<file path="flow/design.v">
`timescale 1ns / 1ps
module rotator
    #( 
    parameter DATA_WIDTH    = 12,
    parameter ANGLE_WIDTH   = 16,
    parameter ROTATOR_NUMBER = 1
    )(  
    input                                   clk,
    input                                   rst,
    input  wire signed [DATA_WIDTH:0]       x_i,
    input  wire signed [DATA_WIDTH:0]       y_i,
    input  wire signed [ANGLE_WIDTH:0]      z_i,
    input              [1:0]                quarter_in,
    input  wire        [ANGLE_WIDTH:0]      atan,
    output reg signed  [DATA_WIDTH:0]       x_o,
    output reg signed  [DATA_WIDTH:0]       y_o,
    output reg signed  [ANGLE_WIDTH:0]      z_o,
    output reg         [1:0]                quarter_out
);
wire signed [DATA_WIDTH:0] shifted_x;
wire signed [DATA_WIDTH:0] shifted_y;
assign shifted_x = x_i >>> ROTATOR_NUMBER;
assign shifted_y = y_i >>> ROTATOR_NUMBER;
always@(posedge clk)begin
    if (rst) begin
        x_o <= 0;
        y_o <= 0;
        z_o <= 0;
        quarter_out <=0;
    end else begin
        quarter_out <= quarter_in;
        if (z_i > 0) begin
            x_o <= x_i - shifted_y;
            y_o <= y_i + shifted_x;
            z_o <= z_i - atan;
        end else begin
            x_o <= x_i + shifted_y;
            y_o <= y_i - shifted_x;
            z_o <= z_i + atan;
        end
    end
end
endmodule
`timescale 1ns / 1ps
module cordic#(
    parameter DATA_WIDTH    = 12,
    parameter ANGLE_WIDTH   = 16
    )(
    input                           clk,
    input                           rst,
    input  signed [DATA_WIDTH:0]    x_i,
    input         [1:0]             quarter_in,
    input         [ANGLE_WIDTH-1:0]   theta_i,  
    output signed [DATA_WIDTH:0]    x_o,
    output signed [DATA_WIDTH:0]    y_o,
    output        [1:0]             quarter_out
    );
parameter ROTATORS_COUNT = 16;
genvar i;
wire signed   [DATA_WIDTH:0]  x_wire     [ROTATORS_COUNT:0]; 
wire signed   [DATA_WIDTH:0]  y_wire     [ROTATORS_COUNT:0]; 
wire signed   [ANGLE_WIDTH:0] z_wire     [ROTATORS_COUNT:0]; 
wire          [1:0]           quarter    [ROTATORS_COUNT:0]; 
assign x_wire[0][DATA_WIDTH:0] = x_i[DATA_WIDTH:0];
assign y_wire[0][DATA_WIDTH:0] = 0;
assign z_wire[0][ANGLE_WIDTH:0] = theta_i[ANGLE_WIDTH-1:0];
assign quarter[0][1:0] = quarter_in[1:0];
assign x_o[DATA_WIDTH:0] = x_wire[ROTATORS_COUNT][DATA_WIDTH:0];
assign y_o[DATA_WIDTH:0] = y_wire[ROTATORS_COUNT][DATA_WIDTH:0];
assign quarter_out[1:0] = quarter[ROTATORS_COUNT][1:0];
generate
    for(i=0; i < ROTATORS_COUNT; i = i + 1) begin
        rotator
        #( 
        .DATA_WIDTH    (DATA_WIDTH),
        .ANGLE_WIDTH   (ANGLE_WIDTH),
        .ROTATOR_NUMBER(i)
        ) rotator (  
        .clk        ( clk ),
        .rst        ( rst ),
        .x_i        ( x_wire[i][DATA_WIDTH:0]   ),
        .y_i        ( y_wire[i][DATA_WIDTH:0]   ),
        .z_i        ( z_wire[i][ANGLE_WIDTH:0]  ),
        .quarter_in (quarter[i]                 ),
        .atan       ( tanangle(i)               ),
        .x_o        ( x_wire[i+1][DATA_WIDTH:0] ),
        .y_o        ( y_wire[i+1][DATA_WIDTH:0] ),
        .z_o        ( z_wire[i+1][ANGLE_WIDTH:0]),
        .quarter_out( quarter[i+1]              )
        );
    end
endgenerate
function [ANGLE_WIDTH:0] tanangle;
    input [3:0] i;
begin
    case (i)
    4'b0000: tanangle = 25723;  
    4'b0001: tanangle = 15204;  
    4'b0010: tanangle = 8028;  
    4'b0011: tanangle = 4076;  
    4'b0100: tanangle = 2045;  
    4'b0101: tanangle = 1022;  
    4'b0110: tanangle = 511;  
    4'b0111: tanangle = 256;  
    4'b1000: tanangle = 128;  
    4'b1001: tanangle = 65;  
    4'b1010: tanangle = 32;  
    4'b1011: tanangle = 16;  
    4'b1100: tanangle = 8;  
    4'b1101: tanangle = 4;  
    4'b1110: tanangle = 2;  
    4'b1111: tanangle = 1;  
    endcase
    end
endfunction
endmodule
`timescale 1ns / 1ps
module Sine_wave
    #(
        parameter DATA_WIDTH    = 12,
        parameter ANGLE_WIDTH   = 16
    )(
    input                       clk,
    input                       reset,
    input                       ce,
    input  [DATA_WIDTH:0]       ampl,  
    input  [ANGLE_WIDTH-1:0]    step,  
    output [DATA_WIDTH:0]    sin_wave,
    output [DATA_WIDTH:0]    cos_wave   
);
localparam  MID_LVL = 2 << (DATA_WIDTH-1);
localparam angle_90 = 51315; 
wire signed [DATA_WIDTH:0] Xo_cordic, Yo_cordic;
reg [ANGLE_WIDTH-1:0] angle ;
wire [1:0] quarter;
localparam QUARTER_1 = 0;
localparam QUARTER_2 = 1;
localparam QUARTER_3 = 2;
localparam QUARTER_4 = 3;
reg [2:0] state;
cordic # (
    .DATA_WIDTH    (DATA_WIDTH),
    .ANGLE_WIDTH   (ANGLE_WIDTH)
    ) cordic ( 
    .clk        ( clk), 
    .rst        ( reset      ),
    .x_i        ( ampl       ), 
    .quarter_in ( state      ),
    .theta_i    ( angle      ),
    .x_o        ( Xo_cordic  ), 
    .y_o        ( Yo_cordic  ),
    .quarter_out( quarter    )
);
assign sin_wave = (quarter == QUARTER_1) | (quarter == QUARTER_2) ? MID_LVL + Yo_cordic : MID_LVL -Yo_cordic;
assign cos_wave = (quarter == QUARTER_1) | (quarter == QUARTER_4) ? MID_LVL + Xo_cordic : MID_LVL -Xo_cordic;
always@(posedge clk)begin
    if (!ce) begin
    end else if (reset) begin
        state <= QUARTER_1;
        angle <= 0;
    end else begin
        case (state)
            QUARTER_1: begin
                if (angle < angle_90 - step)
                    angle <= angle + step;
                else begin
                    state <= QUARTER_2;
                end
            end
            QUARTER_2: begin
                if (angle > step)
                    angle <= angle - step;
                else begin
                    state <= QUARTER_3;
                end
            end
            QUARTER_3: begin
                if (angle < angle_90 - step)
                    angle <= angle + step;
                else begin
                    state <= QUARTER_4;
                end
            end
            QUARTER_4: begin
                if (angle > step)
                    angle <= angle - step;
                else begin
                    state <= QUARTER_1;
                end
            end
        endcase
    end
end
endmodule
</file>
<file path="flow/constraint.sdc">
create_clock -name core_clock -period 2.42 [get_ports {clk}]
set_input_delay 0.4840 -clock core_clock [delete_from_list [all_inputs] [get_ports {clk}]]
set_output_delay 0.4840 -clock core_clock [all_outputs]
set_load 0.01 [all_outputs]
</file>
<file path="flow/config.mk">
export PLATFORM = sky130hd
export DESIGN_NAME = Sine_wave
export DESIGN_NICKNAME = Sine_wave
export VERILOG_FILES = /design/flow/design.v
export SDC_FILE = /design/flow/constraint.sdc
export NUM_CORES = 4
export LEC_CHECK = 0
export CAP_MARGIN = 0
export CORE_MARGIN = 2
export CORE_UTILIZATION = 72
export CTS_CLUSTER_DIAMETER = 337
export CTS_CLUSTER_SIZE = 76
export MAX_ROUTING_LAYER = met4
export PLACE_DENSITY_LB_ADDON = 0.0
export SETUP_SLACK_MARGIN = 0.68
export SLEW_MARGIN = 20
</file>
<file path="flow/run.sh">
#!/bin/bash
# the make line also repeats each setting of config.mk as NAME=value (left out here)
make -C /OpenROAD-flow-scripts/flow DESIGN_CONFIG=/design/flow/config.mk WORK_HOME=/design/flow/orfs CLKGATE_MAP_FILE= finish
</file>
==> notes.md, run 1 <==
yosys + openroad results -> status=did not finish, Last stage=4_1_cts, error msg=[ERROR DPL-0038] Utilization greater than 100%, impossible to legalize, Placeable Area=67200 um^2, Seq share, synth=29.8%, top cells by count=845 x nor2_1, 702 x dfxtp_1, 635 x ha_1, area fraction in and, or, nand and nor cells=roughly a fifth, Max-area cell share=around 29%, Post-synth EDFFs=18, post-synthesis net count=6455, fa+ha+maj area frac=18.1%, Post-DP HPWL=153 mm, Cell area leaders=dfxtp_1 29%, ha_1 16%, xnor2_1 6.8%, yosys cell count=approximately 5700, aoi share=18.2%, Synth Instances=5742, Die ar.=70000 um^2, Commonest flop=dfxtp_1, Starting Density=roughly 73%, XOR/XNOR Area Share=10.6%, width of the chip=265 um, synthesized area=slightly below 50000 um^2, Yosys chip area=48900 um^2, Top logic family=simple AND/OR/NAND/NOR gates, syn_area_per_cell=8.52 um^2, top-count cell post-synth=nor2_1, Async SR Flop Fraction=0%, pre-CTS setup slack=-1.54 ns, synth unique cells=a little under 90, gpl congestion=1.01, I/O Pins=around 58, Yosys top cell by area=dfxtp_1, Synth mux share=1.11%, Die Y-Extent=265 um, Synth flops=720, Synth warnings=19, number of port buffers=57, Rows=~95
## metrics by stage
step           cell area (um^2)  TNS (ns)  hold WS [ns]  std cells
2_1_floorplan             51500    -93.43         0.414       5742
3_3_place_gp              65400   -195.16         0.416       8252
3_5_place_dp              65400   -317.11         0.427       8252
==> run 2, diff against run 1 <==
ABC_AREA = 1   (was default)
CTS_CLUSTER_DIAMETER = 352   (was 337)
CTS_CLUSTER_SIZE = 14   (was 76)
MAX_ROUTING_LAYER = default   (was met4)
PLACE_DENSITY = 0.63   (was default)
PLACE_DENSITY_LB_ADDON = default   (was 0.0)
SETUP_SLACK_MARGIN = 0.97   (was 0.68)
clock period = 3.42 ns   (was 2.42 ns; I/O delays follow)
==> run 2 against run 1 <==
- the run fails in 5_1_grt
- die size rose by 3.9%
- synthesized cell count rose by 29%
- synthesized area rose by 3.9%
==> notes.md, run 2 <==
yosys + openroad results -> status=did not finish (unchanged), Last stage=5_1_grt (was 4_1_cts), error msg=[ERROR DPL-0038] Utilization greater than 100%, impossible to legalize (unchanged), synthesized area=50800 um^2 (was 48900 um^2), Synth Instances=7423 (was 5742), yosys cell count=7423 (was 5742), Placeable Area=69900 um^2 (was 67200 um^2), Starting Density=72.7% (was 72.8%), post-synthesis net count=8136 (was 6455), placed cell area=52900 um^2 (was 65400 um^2), Max-area cell share=27.6% (was 28.7%), H-tree depth=2, top cells by count=1396 x nand2_1, 1007 x nor2_1, 972 x a21oi_1 (was 845 x nor2_1, 702 x dfxtp_1, 635 x ha_1), cts bufs inserted=roughly 57, cts hold-fix bufs=0, Yosys top cell by area=dfxtp_1 (unchanged), number of port buffers=57 (unchanged), Seq share, synth=28.7% (was 29.8%), # clock sinks=between 700 and 800, area fraction in and, or, nand and nor cells=24.4% (was 19.0%), syn_area_per_cell=6.85 um^2 (was 8.52 um^2), Synth mux share=0% (was 1.11%), Async SR Flop Fraction=0% (unchanged), Die Y-Extent=270 um (was 265 um), top-count cell post-synth=nand2_1 (was nor2_1), Top logic family=simple AND/OR/NAND/NOR gates (unchanged), Yosys chip area=50800 um^2 (was 48900 um^2), Synth flops=720 (unchanged), fa+ha+maj area frac=17.4% (was 18.1%), width of the chip=270 um (was 265 um), XOR/XNOR Area Share=2.24% (was 10.6%), Post-DP HPWL=104 mm (was 153 mm), Post-synth EDFFs=18 (unchanged), synth unique cells=51 (was 87), Commonest flop=dfxtp_1 (unchanged), CTS Buffer Depth=3, Root Driver=clkbuf_16, Synth warnings=19 (unchanged), I/O Pins=58 (unchanged), Die ar.=72700 um^2 (was 70000 um^2), Cell area leaders=dfxtp_1 28%, ha_1 16%, nand2_1 10% (was dfxtp_1 29%, ha_1 16%, xnor2_1 6.8%), Rows=97 (was 95), aoi share=19.9% (was 18.2%), gpl congestion=0.979 (was 1.01), DP Cell Count=8390 (was 8252)
run 2: metrics by stage:
stage | TNS [ns] | worst slack, ns
floorplan | 0 | 0.684
global placement | -3.24 | -0.196
detailed placement | -3.23 | -0.200
CTS | 0 | 0.525
run 2: what timing repair did:
| item | 4_1_cts |
|---|---|
| cloned | 5 |
| setup buffers | 106 |
| endpoints found under the setup margin | 484 |
| pin swaps | 123 |
| gates resized | 680 |
==> run 3, diff against run 2 <==
CAP_MARGIN = 20   (was 0)
CELL_PAD_IN_SITES_DETAIL_PLACEMENT = 2   (was default)
CELL_PAD_IN_SITES_GLOBAL_PLACEMENT = 3   (was default)
CORE_ASPECT_RATIO = 0.65   (was default)
CORE_UTILIZATION = 40   (was 72)
CTS_CLUSTER_DIAMETER = 179   (was 352)
CTS_CLUSTER_SIZE = default   (was 14)
GPL_ROUTABILITY_DRIVEN = 0   (was default)
GPL_TIMING_DRIVEN = 0   (was default)
PLACE_DENSITY = default   (was 0.63)
PLACE_DENSITY_LB_ADDON = 0.16   (was default)
SETUP_SLACK_MARGIN = 0.37   (was 0.97)
SLEW_MARGIN = 30   (was 20)
clock period = 3.53 ns   (was 3.42 ns; I/O delays follow)
==> run 3 against run 2 <==
- the run now finishes clean
- die size up 79%
- synthesized area unchanged
- synthesized cell count unchanged
==> notes.md, run 3 <==
fresh numbers from the pnr run: status=complete, no violations (was did not finish), GRT Util Overall=a little under a third, largest net degree at the start of global routing=19, final net count=roughly 8400, width of the chip=446 um (was 270 um), Final Setup Violations=0, Worst R2R Setup Slack=0.45 ns, H-tree depth=3 (was 2), Die ar.=130000 um^2 (was 72700 um^2), Final Hold Vio Count=0, hold_sp=cordic.genblk1[13].rotator.quarter_out[0], WP depth=9, number of port buffers=56 (was 57), CP max stage delay=~0.34 ns, fmax=between 300 and 400 MHz, XOR/XNOR Area Share=2.24% (unchanged), Starting Density=40.3% (was 72.7%), CTS Buffer Depth=3 (unchanged), GRT overflow=0, Hold Path Depth=2, aoi share=19.9% (unchanged), setup TNS=0 ns, Area growth syn-to-layout=15.6%, crit path kind=register to output pin, Critical Path End=sin_wave[10], Tool Warnings=roughly 50, Commonest flop=dfxtp_1 (unchanged), syn_area_per_cell=6.85 um^2 (unchanged), Post-DP HPWL=161 mm (was 104 mm), top cells by count=1396 x nand2_1, 1007 x nor2_1, 972 x a21oi_1 (unchanged), Late-Pin Clk Latency=about 0.7 ns, synthesized area=50800 um^2 (unchanged), CTS tree=yes, critical path launch point=cordic.genblk1[15].rotator.y_o[1], Setup crit start kind=register, Slowest-stage cell, CP=dfxtp_1, global-route wire length before repair=331 mm, Top logic family=simple AND/OR/NAND/NOR gates (unchanged), antenna viol nets, final=0, Root Driver=clkbuf_16 (unchanged), I/O Pins=58 (unchanged), Die Y-Extent=291 um (was 270 um), final core occ=46.6%, Synth flops=720 (unchanged), Tightest Pin Transition=1.05 ns, Async SR Flop Fraction=0% (unchanged), Synth warnings=19 (unchanged), fill count=14800, CTS clk-pin slew, worst paths=0.06 ns, cts hold-fix bufs=0 (unchanged), Reg2Reg Depth=17, # clock sinks=720 (unchanged), RR Endpoint=cordic.genblk1[3].rotator.z_o[15], Worst EP arrival=2.43 ns, Yosys chip area=50800 um^2 (unchanged), WP buf/inv=4, cell family with most CP delay=buffers and inverters, cts bufs inserted=82 (was 57), total number of vias=53800, wire per inst=23.2 um, fa+ha+maj area frac=17.4% (unchanged), CP most frequent cell=buf_4, Max-Cap Viols=0, drt via density=between 5 and 6, class of the worst hold path=register to register, area fraction in and, or, nand and nor cells=24.4% (unchanged), DRC=0, initial antenna violation count=11, Period Utilization, post-route=between 80% and 90%, crit path cell chain=inv_1, ha_2, nand4_1, buf_4, o21ai_2, buf_4, nand2_1, xor2_1, dlygate4sd2_1, Slew Limit Headroom=about 30%, Max-area cell share=27.6% (unchanged), Routed WL=217 mm, post-synthesis net count=8136 (unchanged), yosys cell count=7423 (unchanged), critical path capture point type=output pin, R2R Path Start=cordic.genblk1[2].rotator.z_o[15], skew final=just over 0.03 ns, Synth Instances=7423 (unchanged), top-count cell post-synth=nand2_1 (unchanged), Post-synth EDFFs=18 (unchanged), Placeable Area=126000 um^2 (was 69900 um^2), TritonRoute pass-1 iters=5, vias in the first global route=57700, Worst Hold End=cordic.genblk1[14].rotator.quarter_out[0], post-route minimum period=3.14 ns, Seq share, synth=28.7% (unchanged), Synth mux share=0% (unchanged), synth unique cells=51 (unchanged), initial drt markers=2980, Cell area leaders=dfxtp_1 28%, ha_1 16%, nand2_1 10% (unchanged), Slew Limit Fails=0, Yosys top cell by area=dfxtp_1 (unchanged), Max FO, Critical Path=2, CP required=2.82 ns, RSZ-0062 raised after global routing=true, Rows=105 (was 97)
==> run 3: per-layer routing <==
metal	wire [um]	global-route usage, %
met1	105000	44.9
met2	97500	50.9
met3	9710	4.45
met4	5450	8.12
met5	54	0
==> run 3: area by class of cell <==
cell class,instances,area [um^2],area share (%)
clock buffer,110,2390,4.07
tap,1658,2070,3.53
antenna,3,7.51,0.0128
sequential,720,14600,24.9
buffer,101,544,0.926
multi-input combinational,5738,34000,57.8
inverter,864,3320,5.64
timing repair buffer,135,1220,2.08
timing repair inverter,3,22.5,0.0383
clock inverter,43,631,1.07
==> run 3: metrics by stage <==
| step | cell area (um^2) | std cells | hold WS [ns] | setup slack, ns |
|---|---|---|---|---|
| floorplan | 50800 | 7423 | 0.388 | 0.443 |
| global placement | 53500 | 9137 | 0.388 | -0.858 |
| detailed placement | 53500 | 9139 | 0.399 | -0.978 |
| CTS | 57200 | 9325 | 0.406 | 0.232 |
| global route | 58800 | 9374 | 0.422 | 0.213 |
| finish | 58800 | 9375 | 0.402 | 0.394 |
==> run 3: repair_timing <==
item / in CTS / in global routing
resized: 165 / 377
hold endpoints to repair: 0 / 0
cloned: 1 / 2
buffers inserted: 32 / 44
pin swaps: 14 / 44
setup endpoints to repair: 206 / 302
==> run 4, diff against run 3 <==
ABC_AREA = default   (was 1)
CELL_PAD_IN_SITES_DETAIL_PLACEMENT = 1   (was 2)
CELL_PAD_IN_SITES_GLOBAL_PLACEMENT = default   (was 3)
CORE_ASPECT_RATIO = default   (was 0.65)
CTS_CLUSTER_DIAMETER = default   (was 179)
CTS_CLUSTER_SIZE = 41   (was default)
GPL_ROUTABILITY_DRIVEN = default   (was 0)
GPL_TIMING_DRIVEN = default   (was 0)
PLACE_DENSITY_LB_ADDON = default   (was 0.16)
SETUP_SLACK_MARGIN = default   (was 0.37)
SLEW_MARGIN = 20   (was 30)
clock period = 6.36 ns   (was 3.53 ns; I/O delays follow)
==> run 4 against run 3 <==
- still clean on timing, DRC and antenna
- register-to-register slack improved by 1.4 ns
- setup slack improved by 1.5 ns
- via count is 25% lower
- utilization decreased by 1.9 points
- global-route usage down 12 points
- cell area fell by 7.6%
- non-clock buffer count is 157 lower
- routed wire length decreased by 43%
- count of clock-buffer cells in the layout up 6
- clock skew grew 0.017 ns
- critical path type is now register to register
- critical endpoint is now cordic.genblk1[9].rotator.y_o[11]
==> notes.md, run 4 <==
fresh numbers from the pnr run: status=complete, no violations (unchanged), aoi share=18.2% (was 19.9%), area fraction in and, or, nand and nor cells=19.0% (was 24.4%), synthesized area=48900 um^2 (was 50800 um^2), CTS clk-pin slew, worst paths=0.06 ns (about the same), final worst setup slack=1.87 ns (was 0.394 ns), initial antenna violation count=0 (was 11), Worst R2R Setup Slack=1.87 ns (was 0.45 ns), yosys cell count=5742 (was 7423), GR peak layer=met2 (unchanged), Root Driver=clkbuf_16 (unchanged), Tool Warnings=54 (was 50), Period Utilization, post-route=70.7% (was 88.8%), Synth warnings=19 (unchanged), Synth mux share=1.11% (was 0%), H-tree depth=3 (unchanged), CP most frequent cell=a21oi_1 (was buf_4), pre-CTS setup slack=1.52 ns (was -0.978 ns), Die ar.=125000 um^2 (was 130000 um^2), RR Endpoint=cordic.genblk1[9].rotator.y_o[11] (was cordic.genblk1[3].rotator.z_o[15]), Synth Instances=5742 (was 7423), post-synthesis net count=6455 (was 8136), TritonRoute pass-1 iters=5 (unchanged), Post-DP HPWL=95.1 mm (was 161 mm), post-route minimum period=4.49 ns, Die Y-Extent=354 um (was 291 um), crit path cell chain=nor4_1, a41oi_2, buf_4, inv_1, nor2_1, xnor2_1, ha_1, o21a_1, o31a_1, o211ai_1, a21oi_1, a2111oi_1, a21oi_1, mux2_2 (was inv_1, ha_2, nand4_1, buf_4, o21ai_2, buf_4, nand2_1, xor2_1, dlygate4sd2_1), # clock sinks=720 (unchanged), R2R Path Start=cordic.genblk1[8].rotator.z_o[1] (was cordic.genblk1[2].rotator.z_o[15]), Late-Pin Clk Latency=0.67 ns (was 0.71 ns), Max-Cap Viols=0 (unchanged), Max-area cell share=28.7% (was 27.6%), ANT cells=0 (was 3), Yosys top cell by area=dfxtp_1 (unchanged), top-count cell post-synth=nor2_1 (was nand2_1), Hold Slack=0.430 ns (was 0.402 ns), met2 Usage GRT=35.5% (was 50.9%), global-route wire length before repair=209 mm (was 331 mm), gpl congestion=0.862, Yosys chip area=48900 um^2 (was 50800 um^2), I/O Pins=58 (unchanged), Post-CTS Setup Bufs=0 (was 32), CP max stage delay=0.62 ns (was 0.34 ns), Slew Limit Fails=0 (unchanged), initial drt markers=1683 (was 2980), Hold Path Depth=1 (was 2), antenna viol nets, final=0 (unchanged), number of port buffers=57 (was 56), synth unique cells=87 (was 51), Slowest-stage cell, CP=a41oi_2 (was dfxtp_1), largest net degree at the start of global routing=173 (was 19), CTS tree=yes (unchanged), cts hold-fix bufs=0 (unchanged), Async SR Flop Fraction=0% (unchanged), Slew Limit Headroom=35.5% (was 29.8%), Placeable Area=122000 um^2 (was 126000 um^2), DRC=0 (unchanged), RSZ-0062 raised after global routing=false (was true), Worst EP arrival=5.06 ns (was 2.43 ns), WP buf/inv=2 (was 4), crit path kind=register to register (was register to output pin), met3 Track Usage GR=2.19% (was 4.45%), width of the chip=354 um (was 446 um), Reg2Reg Depth=14 (was 17), syn_area_per_cell=8.52 um^2 (was 6.85 um^2), WP depth=14 (was 9), Worst Hold End=cordic.genblk1[1].rotator.quarter_out[0] (was cordic.genblk1[14].rotator.quarter_out[0]), Area growth syn-to-layout=11.0% (was 15.6%), Final Hold Vio Count=0 (unchanged), Seq share, synth=29.8% (was 28.7%), hold_sp=cordic.genblk1[0].rotator.quarter_out[0] (was cordic.genblk1[13].rotator.quarter_out[0]), PostCTS Resize Cnt=0 (was 165), fa+ha+maj area frac=18.1% (was 17.4%), Rows=128 (was 105), top cells by count=845 x nor2_1, 702 x dfxtp_1, 635 x ha_1 (was 1396 x nand2_1, 1007 x nor2_1, 972 x a21oi_1), total number of vias=40600 (was 53800), fill count=14300 (was 14800), Tightest Pin Transition=0.968 ns (was 1.05 ns), Commonest flop=dfxtp_1 (unchanged), Critical Path End=cordic.genblk1[9].rotator.y_o[11] (was sin_wave[10]), setup TNS=0 ns (unchanged), Max FO, Critical Path=20 (was 2), XOR/XNOR Area Share=10.6% (was 2.24%), CP required=6.92 ns (was 2.82 ns), drt via density=5.44 (was 5.74), cts bufs inserted=84 (was 82), critical path launch point=cordic.genblk1[8].rotator.z_o[1] (was cordic.genblk1[15].rotator.y_o[1]), GRT Util Overall=19.5% (was 31.9%), critical path capture point type=register (was output pin), class of the worst hold path=register to register (unchanged), final net count=6485 (was 8358), fmax=223 MHz, met1 GRT Util=24.2% (was 44.9%), GRT overflow=0 (unchanged), Final Setup Violations=0 (unchanged), Starting Density=40.2% (was 40.3%), Cell area leaders=dfxtp_1 29%, ha_1 16%, xnor2_1 6.8% (was dfxtp_1 28%, ha_1 16%, nand2_1 10%), Synth flops=720 (unchanged), vias in the first global route=42800 (was 57700), wire per inst=16.6 um (was 23.2 um), cell family with most CP delay=AND-OR/OR-AND gates (was buffers and inverters), skew final=0.0479 ns (was 0.0311 ns), Post-synth EDFFs=18 (unchanged), CTS Buffer Depth=3 (unchanged), Top logic family=simple AND/OR/NAND/NOR gates (unchanged), Routed WL=124 mm (was 217 mm), Setup crit start kind=register (unchanged)
-- run 4: final cells by class --
| type | count | area (um^2) | area share [%] |
|---|---|---|---|
| tap | 1625 | 2030 | 3.75 |
| clock buffer | 116 | 2500 | 4.60 |
| timing repair buffer | 79 | 791 | 1.46 |
| inverter | 269 | 1020 | 1.88 |
| clock inverter | 39 | 559 | 1.03 |
| multi-input combinational | 4618 | 32800 | 60.4 |
| sequential | 720 | 14600 | 26.9 |
-- run 4: stage by stage --
step / cell area [um^2] / cells / util [%]
3_5_place_dp: 51200 / 7311 / 42.1
4_1_cts: 54300 / 7466 / 44.7
6_report: 54300 / 7466 / 44.7
5_1_grt: 54300 / 7466 / 44.7
3_3_place_gp: 51200 / 7311 / 42.1
2_1_floorplan: 48900 / 5742 / -
-- run 4: layer usage --
metal	vias up	part of all wire (%)
li1	20400	-
met1	19600	46
met2	427	49
met3	177	2.2
met4	0	2.5
met5	-	0
==> run 5, diff against run 4 <==
ABC_AREA = 0   (was default)
CELL_PAD_IN_SITES_DETAIL_PLACEMENT = default   (was 1)
CORE_UTILIZATION = 71   (was 40)
CTS_CLUSTER_SIZE = default   (was 41)
PLACE_DENSITY = 0.62   (was default)
SETUP_SLACK_MARGIN = 0.9   (was default)
clock period = 3.19 ns   (was 6.36 ns; I/O delays follow)
==> run 5 against run 4 <==
- the flow now stops in 5_1_grt
- synthesized area did not move
- die size fell by 43%
- synthesized cell count did not move
==> notes.md, run 5 <==
yosys + openroad results -> XOR/XNOR Area Share=10.6% (unchanged), Root Driver=clkbuf_16 (unchanged), Die Y-Extent=266 um (was 354 um), width of the chip=266 um (was 354 um), Async SR Flop Fraction=0% (unchanged), error msg=[ERROR DPL-0038] Utilization greater than 100%, impossible to legalize, Max-area cell share=28.7% (unchanged), Rows=96 (was 128), # clock sinks=720 (unchanged), Commonest flop=dfxtp_1 (unchanged), cts hold-fix bufs=0 (unchanged), Synth flops=720 (unchanged), status=did not finish (was complete, no violations), Last stage=5_1_grt, area fraction in and, or, nand and nor cells=19.0% (unchanged), Yosys top cell by area=dfxtp_1 (unchanged), top cells by count=845 x nor2_1, 702 x dfxtp_1, 635 x ha_1 (unchanged), CTS Buffer Depth=3 (unchanged), DP Cell Count=7022 (was 7311), syn_area_per_cell=8.52 um^2 (unchanged), aoi share=18.2% (unchanged), top-count cell post-synth=nor2_1 (unchanged), Die ar.=71000 um^2 (was 125000 um^2), yosys cell count=5742 (unchanged), number of port buffers=57 (unchanged), I/O Pins=58 (unchanged), Starting Density=71.6% (was 40.2%), Cell area leaders=dfxtp_1 29%, ha_1 16%, xnor2_1 6.8% (unchanged), gpl congestion=0.918 (was 0.862), H-tree depth=3 (unchanged), post-synthesis net count=6455 (unchanged), fa+ha+maj area frac=18.1% (unchanged), synthesized area=48900 um^2 (unchanged), Placeable Area=68300 um^2 (was 122000 um^2), Top logic family=simple AND/OR/NAND/NOR gates (unchanged), Synth warnings=19 (unchanged), Seq share, synth=29.8% (unchanged), cts bufs inserted=79 (was 84), Post-synth EDFFs=18 (unchanged), Synth Instances=5742 (unchanged), Yosys chip area=48900 um^2 (unchanged), synth unique cells=87 (unchanged), Post-DP HPWL=86.9 mm (was 95.1 mm), Synth mux share=1.11% (unchanged)
==> run 5: metrics by stage <==
stage               setup WS [ns]  utilization, %  setup TNS, ns  area (um^2)  hold slack, ns
floorplan                 -0.0285               -        -0.0653        50800           0.414
global placement           -0.657            81.3         -15.80        55500           0.419
detailed placement         -0.697            81.3         -18.30        55500           0.423
CTS                        -0.122            91.7         -0.732        62700           0.437
==> run 5: timing repair <==
| action | 4_1_cts |
|---|---|
| pin swaps | 294 |
| endpoints found under the setup margin | 541 |
| resized | 618 |
| setup buffers | 196 |
| gates cloned | 10 |
==> run 6, diff against run 5 <==
CELL_PAD_IN_SITES_DETAIL_PLACEMENT = 2   (was default)
CORE_ASPECT_RATIO = 0.99   (was default)
CORE_MARGIN = 6   (was 2)
CORE_UTILIZATION = 40   (was 71)
CTS_CLUSTER_DIAMETER = 179   (was default)
GPL_ROUTABILITY_DRIVEN = 0   (was default)
PLACE_DENSITY = default   (was 0.62)
SETUP_SLACK_MARGIN = default   (was 0.9)
SLEW_MARGIN = 30   (was 20)
clock period = 3.53 ns   (was 3.19 ns; I/O delays follow)
==> run 6 against run 5 <==
- synthesized cell count unchanged
- die size grew 84%
- synthesized area unchanged
- the flow again stops in 5_1_grt
==> notes.md, run 6 <==
yosys + openroad results -> # clock sinks=720 (unchanged), XOR/XNOR Area Share=10.6% (unchanged), Last stage=5_1_grt (unchanged), Max-area cell share=28.7% (unchanged), number of port buffers=57 (unchanged), GRT Util Overall=68.7%, Cell area leaders=dfxtp_1 29%, ha_1 16%, xnor2_1 6.8% (unchanged), Synth Instances=5742 (unchanged), DP Cell Count=7677 (was 7022), Async SR Flop Fraction=0% (unchanged), H-tree depth=3 (unchanged), Rows=127 (was 96), I/O Pins=58 (unchanged), Yosys chip area=48900 um^2 (unchanged), pre-CTS setup slack=-0.931 ns (was -0.697 ns), Synth flops=720 (unchanged), status=did not finish (unchanged), Placeable Area=121000 um^2 (was 68300 um^2), GRT overflow=1721, yosys cell count=5742 (unchanged), post-synthesis net count=6455 (unchanged), cts bufs inserted=91 (was 79), placed cell area=54100 um^2 (was 55500 um^2), Root Driver=clkbuf_16 (unchanged), Top logic family=simple AND/OR/NAND/NOR gates (unchanged), Die ar.=131000 um^2 (was 71000 um^2), area fraction in and, or, nand and nor cells=19.0% (unchanged), fa+ha+maj area frac=18.1% (unchanged), Yosys top cell by area=dfxtp_1 (unchanged), top cells by count=845 x nor2_1, 702 x dfxtp_1, 635 x ha_1 (unchanged), Synth mux share=1.11% (unchanged), Seq share, synth=29.8% (unchanged), Post-synth EDFFs=18 (unchanged), Starting Density=40.3% (was 71.6%), top-count cell post-synth=nor2_1 (unchanged), CTS Buffer Depth=3 (unchanged), width of the chip=363 um (was 266 um), synthesized area=48900 um^2 (unchanged), Post-DP HPWL=178 mm (was 86.9 mm), aoi share=18.2% (unchanged), Commonest flop=dfxtp_1 (unchanged), syn_area_per_cell=8.52 um^2 (unchanged), error msg=[ERROR GRT-0116] Global routing finished with congestion. Check the congestion regions in the DRC Viewer. (was [ERROR DPL-0038] Utilization greater than 100%, impossible to legalize), Die Y-Extent=360 um (was 266 um), Synth warnings=19 (unchanged), synth unique cells=87 (unchanged)
==> run 6: metal layers <==
layer / global-route usage (%) / overflow
met1: 64.2 / 39
met2: 88.1 / 1065
met3: 52.2 / 39
met4: 73.6 / 571
met5: 26.9 / 7
==> run 6: timing repair <==
item | in CTS
cloned | 0
resized | 615
hold endpoints to repair | 0
pin swaps | 168
setup buffers | 94
hold buffers | 0
setup endpoints to repair | 319
==> run 7, diff against run 6 <==
ABC_AREA = default   (was 0)
CELL_PAD_IN_SITES_DETAIL_PLACEMENT = 0   (was 2)
CORE_ASPECT_RATIO = default   (was 0.99)
CORE_MARGIN = 2   (was 6)
CORE_UTILIZATION = 71   (was 40)
CTS_CLUSTER_DIAMETER = default   (was 179)
CTS_CLUSTER_SIZE = 41   (was default)
GPL_ROUTABILITY_DRIVEN = default   (was 0)
PLACE_DENSITY = 0.65   (was default)
SETUP_SLACK_MARGIN = 0.97   (was default)
SLEW_MARGIN = 20   (was 30)
clock period = 4.0 ns   (was 3.53 ns; I/O delays follow)
==> run 7 against run 6 <==
- the flow again stops in 5_1_grt
- synthesized area stayed put
- die size is 46% lower
- synthesized cell count did not move
==> notes.md, run 7 <==
yosys + openroad results -> Last stage=5_1_grt (unchanged), Cell area leaders=dfxtp_1 29%, ha_1 16%, xnor2_1 6.8% (unchanged), Yosys top cell by area=dfxtp_1 (unchanged), Synth mux share=1.11% (unchanged), Synth flops=720 (unchanged), Synth warnings=19 (unchanged), GRT Util Overall=roughly 73%, Root Driver=clkbuf_16 (unchanged), area fraction in and, or, nand and nor cells=19.0% (unchanged), Post-synth EDFFs=18 (unchanged), fa+ha+maj area frac=18.1% (unchanged), synthesized area=48900 um^2 (unchanged), Die ar.=71000 um^2 (was 131000 um^2), aoi share=18.2% (unchanged), Commonest flop=dfxtp_1 (unchanged), post-synthesis net count=6455 (unchanged), CTS Buffer Depth=3 (unchanged), Die Y-Extent=266 um (was 360 um), number of port buffers=57 (unchanged), cts bufs inserted=78 (was 91), Starting Density=71.6% (was 40.3%), Yosys chip area=48900 um^2 (unchanged), Rows=96 (was 127), error msg=[ERROR GRT-0232] Routing congestion too high. Check the congestion heatmap in the GUI. (was [ERROR GRT-0116] Global routing finished with congestion. Check the congestion regions in the DRC Viewer.), pre-CTS setup slack=0.0999 ns (was -0.931 ns), Top logic family=simple AND/OR/NAND/NOR gates (unchanged), I/O Pins=58 (unchanged), XOR/XNOR Area Share=10.6% (unchanged), syn_area_per_cell=8.52 um^2 (unchanged), Seq share, synth=29.8% (unchanged), Max-area cell share=28.7% (unchanged), Post-DP HPWL=82.2 mm (was 178 mm), top cells by count=845 x nor2_1, 702 x dfxtp_1, 635 x ha_1 (unchanged), status=did not finish (unchanged), yosys cell count=5742 (unchanged), gpl congestion=just over 0.9, Placeable Area=68300 um^2 (was 121000 um^2), synth unique cells=87 (unchanged), Async SR Flop Fraction=0% (unchanged), GRT overflow=154, top-count cell post-synth=nor2_1 (unchanged), Synth Instances=5742 (unchanged), width of the chip=266 um (was 363 um), H-tree depth=3 (unchanged), # clock sinks=720 (unchanged)
[run 7: per-layer routing]
layer	overflow	GRT usage, %
met1	2	70.9
met2	71	94.7
met3	2	52.3
met4	77	78.4
met5	2	17.8
[run 7: repair_timing]
| action | in CTS |
|---|---|
| gates resized | 612 |
| endpoints found under the setup margin | 339 |
| setup buffers | 236 |
| hold buffers | 0 |
| pin swaps | 282 |
| endpoints found under the hold margin | 0 |
| cloned | 8 |
[run 7: through the flow]
step	std cells	instance area [um^2]	hold slack, ns	utilization, %
after detailed placement	6610	51300	0.423	75.0
after floorplan	5742	49700	0.414	-
after CTS	6994	58400	0.436	85.5
after global placement	6610	51300	0.415	75.0
==> run 8, diff against run 7 <==
CELL_PAD_IN_SITES_DETAIL_PLACEMENT = default   (was 0)
CORE_UTILIZATION = 72   (was 71)
CTS_CLUSTER_DIAMETER = 84   (was default)
CTS_CLUSTER_SIZE = default   (was 41)
PLACE_DENSITY = default   (was 0.65)
PLACE_DENSITY_LB_ADDON = 0.28   (was default)
SETUP_SLACK_MARGIN = default   (was 0.97)
clock period = 2.34 ns   (was 4.0 ns; I/O delays follow)
==> run 8 against run 7 <==
- the run fails in 3_5_place_dp
- synthesized area stayed put
- synthesized cell count unchanged
- die size is 1.4% lower
==> notes.md, run 8 <==
yosys + openroad results -> area fraction in and, or, nand and nor cells=19.0% (unchanged), Top logic family=simple AND/OR/NAND/NOR gates (unchanged), Synth flops=720 (unchanged), error msg=[ERROR DPL-0033] detailed placement checks failed during check placement. (was [ERROR GRT-0232] Routing congestion too high. Check the congestion heatmap in the GUI.), Starting Density=72.8% (was 71.6%), aoi share=18.2% (unchanged), top cells by count=845 x nor2_1, 702 x dfxtp_1, 635 x ha_1 (unchanged), synthesized area=48900 um^2 (unchanged), top-count cell post-synth=nor2_1 (unchanged), Max-area cell share=28.7% (unchanged), Synth mux share=1.11% (unchanged), Synth Instances=5742 (unchanged), Synth warnings=19 (unchanged), Rows=95 (was 96), Yosys chip area=48900 um^2 (unchanged), Async SR Flop Fraction=0% (unchanged), syn_area_per_cell=8.52 um^2 (unchanged), Last stage=3_5_place_dp (was 5_1_grt), width of the chip=265 um (was 266 um), yosys cell count=5742 (unchanged), post-synthesis net count=6455 (unchanged), Post-synth EDFFs=18 (unchanged), Yosys top cell by area=dfxtp_1 (unchanged), synth unique cells=87 (unchanged), Commonest flop=dfxtp_1 (unchanged), Cell area leaders=dfxtp_1 29%, ha_1 16%, xnor2_1 6.8% (unchanged), XOR/XNOR Area Share=10.6% (unchanged), number of port buffers=57 (unchanged), gpl congestion=0.983 (was 0.924), Die Y-Extent=265 um (was 266 um), Seq share, synth=29.8% (unchanged), fa+ha+maj area frac=18.1% (unchanged), Placeable Area=67200 um^2 (was 68300 um^2), Die ar.=70000 um^2 (was 71000 um^2), status=did not finish (unchanged), I/O Pins=58 (unchanged)
-- run 8: stage by stage --
stage / worst slack (ns) / hold WS (ns) / TNS [ns]
after global placement: -1.16 / 0.415 / -211.22
after floorplan: -0.878 / 0.414 / -102.85
==> run 9, diff against run 8 <==
ABC_AREA = 1   (was default)
CAP_MARGIN = 5   (was 20)
CORE_UTILIZATION = 71   (was 72)
CTS_CLUSTER_DIAMETER = 202   (was 84)
PLACE_DENSITY = 0.62   (was default)
PLACE_DENSITY_LB_ADDON = default   (was 0.28)
SETUP_SLACK_MARGIN = -0.01   (was default)
clock period = 2.69 ns   (was 2.34 ns; I/O delays follow)
==> run 9 against run 8 <==
- now fails the layout checks on negative setup slack
- synthesized cell count up 29%
- synthesized area up 3.9%
- die size up 5.3%
==> notes.md, run 9 <==
fresh numbers from the pnr run: WP buf/inv=2, cts bufs inserted=80, yosys cell count=7423 (was 5742), synthesized area=50800 um^2 (was 48900 um^2), crit path cell chain=nor2_1, nand2_1, nor2_1, nand2_2, nand2_4, clkinvlp_4, buf_4, ha_4, nand3_1, a21oi_1, nor2_1, nor2_2, nand2_1, nand2_1, nand2_1, nand2_1, nor2_1, Commonest flop=dfxtp_1 (unchanged), Max-Cap Viols=0, CP most frequent cell=nand2_1, initial antenna violation count=15, gpl congestion=0.996 (was 0.983), Top logic family=simple AND/OR/NAND/NOR gates (unchanged), critical path capture point type=register, hold_sp=reset, CP required=3.25 ns, final worst setup slack=-1.49 ns, vias in the first global route=50100, Starting Density=71.4% (was 72.8%), Area growth syn-to-layout=22.1%, cell family with most CP delay=simple AND/OR/NAND/NOR gates, aoi share=19.9% (was 18.2%), setup TNS=-45.62 ns, fmax=239 MHz, Max FO, Critical Path=7, fa+ha+maj area frac=17.4% (was 18.1%), drt via density=6.46, placed cell area=55100 um^2, Critical Path End=cordic.genblk1[14].rotator.z_o[10], Worst R2R Setup Slack=-1.49 ns, Cell area leaders=dfxtp_1 28%, ha_1 16%, nand2_1 10% (was dfxtp_1 29%, ha_1 16%, xnor2_1 6.8%), design area=slightly above 60000 um^2, Final Hold Vio Count=0, Late-Pin Clk Latency=between 0.6 and 0.7 ns, Worst EP arrival=4.74 ns, number of port buffers=57 (unchanged), Top Layer Used=met5, post-route minimum period=4.18 ns, cts hold-fix bufs=0, GRT overflow=0, Placeable Area=71200 um^2 (was 67200 um^2), Post-DP HPWL=109 mm, synth unique cells=51 (was 87), Synth flops=720 (unchanged), Slew Limit Headroom=46.4%, Yosys top cell by area=dfxtp_1 (unchanged), global-route wire length before repair=240 mm, crit path kind=register to register, Post-synth EDFFs=18 (unchanged), Die ar.=73800 um^2 (was 70000 um^2), CTS Buffer Depth=3, Slew Limit Fails=0, RR Endpoint=cordic.genblk1[14].rotator.z_o[10], CTS clk-pin slew, worst paths=around 0.060 ns, top-count cell post-synth=nand2_1 (was nor2_1), Final Setup Violations=roughly 170, Tightest Pin Transition=~0.80 ns, initial drt markers=between 8000 and 9000, Synth mux share=0% (was 1.11%), total number of vias=57700, wire per inst=between 20 and 25 um, Routed WL=179 mm, Async SR Flop Fraction=0% (unchanged), width of the chip=272 um (was 265 um), CP max stage delay=around 0.67 ns, SO Viols=negative setup slack, critical path launch point=cordic.genblk1[13].rotator.z_o[14], skew final=around 0.035 ns, Tool Warnings=57, Worst Hold End=state[0], WL met3=between 20 and 25 mm, class of the worst hold path=primary input to register, Reg2Reg Depth=17, status=complete, but fails checks (was did not finish), CTS tree=yes, Setup crit start kind=register, I/O Pins=58 (unchanged), area fraction in and, or, nand and nor cells=24.4% (was 19.0%), Synth Instances=7423 (was 5742), R2R Path Start=cordic.genblk1[13].rotator.z_o[14], post-synthesis net count=8136 (was 6455), DRT met1 WL=65.9 mm, Max-area cell share=27.6% (was 28.7%), XOR/XNOR Area Share=2.24% (was 10.6%), TritonRoute pass-1 iters=22, Hold Slack=0.336 ns, Seq share, synth=28.7% (was 29.8%), Hold Path Depth=2, H-tree depth=3, RSZ-0062 raised after global routing=true, syn_area_per_cell=6.85 um^2 (was 8.52 um^2), # clock sinks=a little over 700, Rows=98 (was 95), antenna viol nets, final=0, pre-CTS setup slack=-0.713 ns, Die Y-Extent=272 um (was 265 um), fill count=3726, GRT Util Overall=roughly 39%, Yosys chip area=50800 um^2 (was 48900 um^2), Period Utilization, post-route=155%, DRC=0, Synth warnings=19 (unchanged), largest net degree at the start of global routing=roughly 140, Root Driver=clkbuf_16, met2 wire len=79.0 mm, final net count=approximately 8600, top cells by count=1396 x nand2_1, 1007 x nor2_1, 972 x a21oi_1 (was 845 x nor2_1, 702 x dfxtp_1, 635 x ha_1), Slowest-stage cell, CP=nor2_1, WP depth=17
run 9: stage by stage:
stage,cells,util [%]
after CTS,8849,81.7
after global placement,8694,77.4
final,8929,87.1
after floorplan,7423,-
after global routing,8927,87.1
after detailed placement,8694,77.4
run 9: timing repair:
item	in CTS	in global routing
pin swaps	14	168
resized	145	929
setup buffers	10	72
gates cloned	0	6
setup endpoints to repair	123	351
run 9: area by class of cell:
cell class	instances	area [um^2]	area share, %
inverters	864	3290	5.31
diodes	4	10.0	0.0161
repair buffers	507	4240	6.83
multi-input cells	5739	35800	57.8
well taps	950	1190	1.92
clock buffers	102	2270	3.65
clock inverters	43	558	0.899
flip-flops and latches	720	14700	23.6
run 9: per-layer routing:
metal	GRT usage, %	vias up
met1	50.0	25900
met5	0	-
met4	17.1	18
met3	6.37	1341
met2	63.9	4441
li1	-	26000
==> run 10, diff against run 9 <==
ABC_AREA = default   (was 1)
CAP_MARGIN = 20   (was 5)
CORE_UTILIZATION = 44   (was 71)
CTS_CLUSTER_DIAMETER = default   (was 202)
PLACE_DENSITY = default   (was 0.62)
SETUP_SLACK_MARGIN = default   (was -0.01)
clock period = 3.1 ns   (was 2.69 ns; I/O delays follow)
==> run 10 against run 9 <==
- the layout still fails its checks (negative setup slack)
- global-route usage decreased by 18 points
- clock skew decreased by 0.011 ns
- sequential cell count unchanged
- cell area increased by 9.6%
- first-iteration DRC count decreased by 78%
- synthesized cell count decreased by 23%
- hold slack improved by 0.072 ns
- critical path depth decreased by 3
- critical path type unchanged
- largest cell class unchanged
==> notes.md, run 10 <==
fresh numbers from the pnr run: Routed WL=126 mm (was 179 mm), Yosys chip area=48900 um^2 (was 50800 um^2), DRC=0 (unchanged), SO Viols=negative setup slack (unchanged), Slew Limit Headroom=48.2% (was 46.4%), pre-CTS setup slack=-0.646 ns (was -0.713 ns), Yosys top cell by area=dfxtp_1 (unchanged), crit path kind=register to register (unchanged), synthesized area=48900 um^2 (was 50800 um^2), Slew Limit Fails=0 (unchanged), critical path launch point=cordic.genblk1[0].rotator.z_o[9] (was cordic.genblk1[13].rotator.z_o[14]), Slowest-stage cell, CP=o41a_1 (was nor2_1), Cell area leaders=dfxtp_1 29%, ha_1 16%, xnor2_1 6.8% (was dfxtp_1 28%, ha_1 16%, nand2_1 10%), Starting Density=44.3% (was 71.4%), Tightest Pin Transition=0.778 ns (was 0.804 ns), Hold Path Depth=2 (unchanged), fa+ha+maj area frac=18.1% (was 17.4%), Top logic family=simple AND/OR/NAND/NOR gates (unchanged), Die ar.=114000 um^2 (was 73800 um^2), Async SR Flop Fraction=0% (unchanged), Rows=122 (was 98), R2R Path Start=cordic.genblk1[0].rotator.z_o[9] (was cordic.genblk1[13].rotator.z_o[14]), Synth flops=720 (unchanged), Die Y-Extent=337 um (was 272 um), initial antenna violation count=0 (was 15), CTS clk-pin slew, worst paths=0.06 ns (about the same), hold_sp=reset (unchanged), global-route wire length before repair=202 mm (was 240 mm), Commonest flop=dfxtp_1 (unchanged), final net count=7647 (was 8625), drt via density=5.22 (was 6.46), WP depth=14 (was 17), CP most frequent cell=a21o_1 (was nand2_1), CP max stage delay=0.55 ns (was 0.67 ns), Area growth syn-to-layout=39.0% (was 22.1%), Critical Path End=cordic.genblk1[1].rotator.x_o[12] (was cordic.genblk1[14].rotator.z_o[10]), cell family with most CP delay=AND-OR/OR-AND gates (was simple AND/OR/NAND/NOR gates), TritonRoute pass-1 iters=5 (was 22), top cells by count=845 x nor2_1, 702 x dfxtp_1, 635 x ha_1 (was 1396 x nand2_1, 1007 x nor2_1, 972 x a21oi_1), antenna viol nets, final=0 (unchanged), aoi share=18.2% (was 19.9%), final core occ=61.5% (was 87.1%), fill count=9419 (was 3726), Setup crit start kind=register (unchanged), Synth warnings=19 (unchanged), Tool Warnings=51 (was 57), I/O Pins=58 (unchanged), wire per inst=14.9 um (was 20.1 um), Worst EP arrival=3.93 ns (was 4.74 ns), syn_area_per_cell=8.52 um^2 (was 6.85 um^2), number of port buffers=57 (unchanged), width of the chip=337 um (was 272 um), fmax=294 MHz (was 239 MHz), post-route minimum period=3.40 ns (was 4.18 ns), post-synthesis net count=6455 (was 8136), vias in the first global route=43200 (was 50100), synth unique cells=87 (was 51), setup TNS=-4.85 ns (was -45.62 ns), gpl congestion=0.891 (was 0.996), class of the worst hold path=primary input to register (unchanged), Worst Hold End=cordic.genblk1[0].rotator.z_o[8] (was state[0]), skew final=0.0241 ns (was 0.0354 ns), WP buf/inv=2 (unchanged), CTS Buffer Depth=3 (unchanged), status=complete, but fails checks (unchanged), Worst R2R Setup Slack=-0.30 ns (was -1.49 ns), Reg2Reg Depth=14 (was 17), Hold Slack=0.408 ns (was 0.336 ns), Placeable Area=111000 um^2 (was 71200 um^2), Final Setup Violations=40 (was 169), Final Hold Vio Count=0 (unchanged), Seq share, synth=29.8% (was 28.7%), crit path cell chain=or4_4, o41a_1, inv_4, buf_12, a21oi_2, xor2_1, ha_2, a21o_1, a21o_1, a2111oi_4, a21boi_2, a221oi_2, xnor2_1, nor2_1 (was nor2_1, nand2_1, nor2_1, nand2_2, nand2_4, clkinvlp_4, buf_4, ha_4, nand3_1, a21oi_1, nor2_1, nor2_2, nand2_1, nand2_1, nand2_1, nand2_1, nor2_1), top-count cell post-synth=nor2_1 (was nand2_1), XOR/XNOR Area Share=10.6% (was 2.24%), cts bufs inserted=85 (was 80), H-tree depth=3 (unchanged), CP required=3.63 ns (was 3.25 ns), CTS tree=yes (unchanged), Synth Instances=5742 (was 7423), Max FO, Critical Path=5 (was 7), Late-Pin Clk Latency=0.67 ns (was 0.66 ns), ANT cells=0 (was 4), Max-Cap Viols=0 (unchanged), final worst setup slack=-0.300 ns (was -1.49 ns), Root Driver=clkbuf_16 (unchanged), GRT Util Overall=20.8% (was 38.8%), Max-area cell share=28.7% (was 27.6%), Post-DP HPWL=92.4 mm (was 109 mm), Post-synth EDFFs=18 (unchanged), RR Endpoint=cordic.genblk1[1].rotator.x_o[12] (was cordic.genblk1[14].rotator.z_o[10]), RSZ-0062 raised after global routing=true (unchanged), cts hold-fix bufs=0 (unchanged), yosys cell count=5742 (was 7423), initial drt markers=1872 (was 8621), largest net degree at the start of global routing=106 (was 137), total number of vias=44300 (was 57700), Period Utilization, post-route=110% (was 155%), GRT overflow=0 (unchanged), # clock sinks=720 (unchanged), Synth mux share=1.11% (was 0%), critical path capture point type=register (unchanged), area fraction in and, or, nand and nor cells=19.0% (was 24.4%)
-- run 10: per-layer routing --
metal / routed length, um / vias up / track usage, % / part of all wire [%]
li1: - / 22800 / - / -
met1: 57100 / 20800 / 26.0 / 45
met2: 62900 / 520 / 37.4 / 50
met3: 3110 / 205 / 2.55 / 2.5
met4: 3270 / 0 / 6.08 / 2.6
met5: 0 / - / 0 / 0
-- run 10: area by class of cell --
cell class                 count  area [um^2]  share of cell area, %
sequential                   720        14700                   21.6
tap                         1488         1860                   2.74
timing repair inverter         1         8.76                 0.0129
clock buffer                 116         2490                   3.66
inverter                     269         1050                   1.55
timing repair buffer        1238        10100                   14.8
clock inverter                35          453                  0.666
multi-input combinational   4619        37400                   55.0
-- run 10: timing repair --
action,in CTS,in global routing
setup buffers,64,120
gates cloned,2,3
resized,261,777
pin swaps,119,437
setup endpoints to repair,178,278
-- run 10: through the flow --
stage / area [um^2] / instances
after floorplan: 49400 / 5742
after global placement: 59000 / 8160
after detailed placement: 59000 / 8160
after CTS: 63500 / 8377
after global routing: 68000 / 8486
final: 68000 / 8486
==> run 11, diff against run 10 <==
CORE_UTILIZATION = 65   (was 44)
CTS_CLUSTER_SIZE = 97   (was default)
clock period = 3.78 ns   (was 3.1 ns; I/O delays follow)
==> run 11 against run 10 <==
- the run now finishes clean
- clock skew up 0.0050 ns
- via count shrank 8.7%
- synthesized cell count stayed put
- utilization grew 12 points
- sequential cell count is the same
- routed wire length is 13% lower
- global-route usage up 7.0 points
- die size decreased by 32%
- synthesized area unchanged
- critical endpoint is now cordic.genblk1[9].rotator.x_o[12]
- highest routed layer unchanged
==> notes.md, run 11 <==
fresh numbers from the pnr run: Hold Path Depth=1 (was 2), critical path launch point=cordic.genblk1[8].rotator.z_o[3] (was cordic.genblk1[0].rotator.z_o[9]), vias in the first global route=39200 (was 43200), cts bufs inserted=78 (was 85), Placeable Area=74400 um^2 (was 111000 um^2), crit path cell chain=nor4_2, buf_4, a41oi_2, buf_4, buf_4, nand2b_1, xnor2_1, ha_1, a211oi_1, o21bai_1, nor3_1, o22ai_1, o41a_1, xnor2_1, nor2_1 (was or4_4, o41a_1, inv_4, buf_12, a21oi_2, xor2_1, ha_2, a21o_1, a21o_1, a2111oi_4, a21boi_2, a221oi_2, xnor2_1, nor2_1), Synth flops=720 (unchanged), status=complete, no violations (was complete, but fails checks), Max-area cell share=28.7% (unchanged), gpl congestion=0.934 (was 0.891), initial drt markers=2129 (was 1872), Top logic family=simple AND/OR/NAND/NOR gates (unchanged), CTS clk-pin slew, worst paths=0.06 ns (about the same), Period Utilization, post-route=96.2% (was 110%), GRT Util Overall=27.8% (was 20.8%), CP most frequent cell=buf_4 (was a21o_1), Rows=100 (was 122), antenna viol nets, final=0 (unchanged), Tool Warnings=52 (was 51), Post-synth EDFFs=18 (unchanged), TritonRoute pass-1 iters=5 (unchanged), Synth Instances=5742 (unchanged), Late-Pin Clk Latency=0.63 ns (was 0.67 ns), Reg2Reg Depth=15 (was 14), global-route wire length before repair=183 mm (was 202 mm), post-synthesis net count=6455 (unchanged), Cell area leaders=dfxtp_1 29%, ha_1 16%, xnor2_1 6.8% (unchanged), aoi share=18.2% (unchanged), final net count=6639 (was 7647), Seq share, synth=29.8% (unchanged), Synth warnings=19 (unchanged), Setup crit start kind=register (unchanged), largest net degree at the start of global routing=119 (was 106), synthesized area=48900 um^2 (unchanged), number of port buffers=57 (unchanged), Commonest flop=dfxtp_1 (unchanged), fa+ha+maj area frac=18.1% (unchanged), fmax=275 MHz (was 294 MHz), Starting Density=65.7% (was 44.3%), Yosys top cell by area=dfxtp_1 (unchanged), CTS Buffer Depth=3 (unchanged), WP depth=15 (was 14), ANT cells=0 (unchanged), Worst EP arrival=4.14 ns (was 3.93 ns), Worst R2R Setup Slack=0.14 ns (was -0.30 ns), placed cell area=51700 um^2 (was 59000 um^2), area fraction in and, or, nand and nor cells=19.0% (unchanged), Final Hold Vio Count=0 (unchanged), XOR/XNOR Area Share=10.6% (unchanged), top-count cell post-synth=nor2_1 (unchanged), Routed WL=110 mm (was 126 mm), Die ar.=77500 um^2 (was 114000 um^2), Slew Limit Fails=0 (unchanged), Async SR Flop Fraction=0% (unchanged), CP required=4.28 ns (was 3.63 ns), hold_sp=cordic.genblk1[1].rotator.quarter_out[1] (was reset), RR Endpoint=cordic.genblk1[9].rotator.x_o[12] (was cordic.genblk1[1].rotator.x_o[12]), Area growth syn-to-layout=11.5% (was 39.0%), Root Driver=clkbuf_16 (unchanged), Slowest-stage cell, CP=a211oi_1 (was o41a_1), initial antenna violation count=0 (unchanged), CP max stage delay=0.42 ns (was 0.55 ns), Synth mux share=1.11% (unchanged), drt via density=5.82 (was 5.22), Tightest Pin Transition=0.896 ns (was 0.778 ns), width of the chip=278 um (was 337 um), Final Setup Violations=0 (was 40), Worst Hold End=cordic.genblk1[2].rotator.quarter_out[1] (was cordic.genblk1[0].rotator.z_o[8]), cell family with most CP delay=AND-OR/OR-AND gates (unchanged), Critical Path End=cordic.genblk1[9].rotator.x_o[12] (was cordic.genblk1[1].rotator.x_o[12]), GRT overflow=0 (unchanged), fill count=5939 (was 9419), yosys cell count=5742 (unchanged), crit path kind=register to register (unchanged), CTS tree=yes (unchanged), total number of vias=40500 (was 44300), Yosys chip area=48900 um^2 (unchanged), cts hold-fix bufs=0 (unchanged), Die Y-Extent=278 um (was 337 um), critical path capture point type=register (unchanged), WP buf/inv=3 (was 2), top cells by count=845 x nor2_1, 702 x dfxtp_1, 635 x ha_1 (unchanged), setup TNS=0 ns (was -4.85 ns), class of the worst hold path=register to register (was primary input to register), design area=54600 um^2 (was 68000 um^2), synth unique cells=87 (unchanged), H-tree depth=3 (unchanged), # clock sinks=720 (unchanged), post-route minimum period=3.64 ns (was 3.40 ns), skew final=0.0291 ns (was 0.0241 ns), Max FO, Critical Path=12 (was 5), Post-DP HPWL=84.0 mm (was 92.4 mm), I/O Pins=58 (unchanged), R2R Path Start=cordic.genblk1[8].rotator.z_o[3] (was cordic.genblk1[0].rotator.z_o[9]), DRC=0 (unchanged), wire per inst=15.7 um (was 14.9 um), syn_area_per_cell=8.52 um^2 (unchanged), Slew Limit Headroom=40.2% (was 48.2%), Max-Cap Viols=0 (unchanged)
==> run 11: per-stage QoR <==
stage	setup slack, ns	cells	utilization (%)	hold WS [ns]
final	0.145	6955	73.3	0.426
after global routing	-0.0400	6955	73.3	0.436
after CTS	0.0464	6954	73.1	0.432
after detailed placement	-0.445	6814	69.4	0.420
after global placement	-0.531	6814	69.4	0.415
after floorplan	0.0354	5742	-	0.414
==> run 11: layout make-up <==
class                           count  area (um^2)  share of cell area (%)
Tap cell                          969         1210                    2.22
Timing Repair Buffer              239         2040                    3.74
Sequential cell                   720        14600                    26.8
Inverter                          269         1020                    1.87
Clock inverter                     30          430                   0.789
Clock buffer                      110         2320                    4.25
Multi-Input combinational cell   4618        32900                    60.4
==> run 11: per-layer routing <==
layer,up-vias,track usage (%),wire length (um)
li1,20800,-,-
met2,711,51.1,54000
met4,0,8.98,3570
met5,-,0,0
met3,212,3.27,3720
met1,18700,33.7,48200
==> run 11: what timing repair did <==
item                       4_1_cts  5_1_grt
setup endpoints to repair        0       49
resized                          0       33
buffers inserted                 0        1
==> run 12, diff against run 11 <==
CAP_MARGIN = 0   (was 20)
CORE_UTILIZATION = 72   (was 65)
CTS_CLUSTER_DIAMETER = 337   (was default)
CTS_CLUSTER_SIZE = 48   (was 97)
MAX_ROUTING_LAYER = met4   (was default)
PLACE_DENSITY_LB_ADDON = 0.0   (was default)
SETUP_SLACK_MARGIN = 0.32   (was default)
TNS_END_PERCENT = 5   (was default)
clock period = 2.42 ns   (was 3.78 ns; I/O delays follow)
==> run 12 against run 11 <==
- the flow now stops in 4_1_cts
- die size fell by 9.6%
- synthesized cell count unchanged
- synthesized area unchanged
==> notes.md, run 12 <==
yosys + openroad results -> Top logic family=simple AND/OR/NAND/NOR gates (unchanged), Post-synth EDFFs=18 (unchanged), Commonest flop=dfxtp_1 (unchanged), status=did not finish (was complete, no violations), fa+ha+maj area frac=18.1% (unchanged), area fraction in and, or, nand and nor cells=19.0% (unchanged), I/O Pins=58 (unchanged), top cells by count=845 x nor2_1, 702 x dfxtp_1, 635 x ha_1 (unchanged), Synth mux share=1.11% (unchanged), Synth warnings=19 (unchanged), Post-DP HPWL=136 mm (was 84.0 mm), Yosys chip area=48900 um^2 (unchanged), gpl congestion=0.979 (was 0.934), synth unique cells=87 (unchanged), Seq share, synth=29.8% (unchanged), aoi share=18.2% (unchanged), synthesized area=48900 um^2 (unchanged), width of the chip=265 um (was 278 um), top-count cell post-synth=nor2_1 (unchanged), Synth flops=720 (unchanged), Max-area cell share=28.7% (unchanged), post-synthesis net count=6455 (unchanged), yosys cell count=5742 (unchanged), number of port buffers=57 (unchanged), Die ar.=70000 um^2 (was 77500 um^2), Synth Instances=5742 (unchanged), syn_area_per_cell=8.52 um^2 (unchanged), Die Y-Extent=265 um (was 278 um), Rows=95 (was 100), Cell area leaders=dfxtp_1 29%, ha_1 16%, xnor2_1 6.8% (unchanged), Async SR Flop Fraction=0% (unchanged), XOR/XNOR Area Share=10.6% (unchanged), Last stage=4_1_cts, Placeable Area=67200 um^2 (was 74400 um^2), error msg=[ERROR DPL-0038] Utilization greater than 100%, impossible to legalize, Starting Density=72.8% (was 65.7%), Yosys top cell by area=dfxtp_1 (unchanged)
==> run 12: per-stage QoR <==
| step | area, um^2 | setup slack (ns) | cells | TNS (ns) |
|---|---|---|---|---|
| floorplan | 49600 | -0.800 | 5742 | -132.76 |
| global placement | 63600 | -1.10 | 8255 | -249.64 |
| detailed placement | 63600 | -1.33 | 8255 | -357.19 |
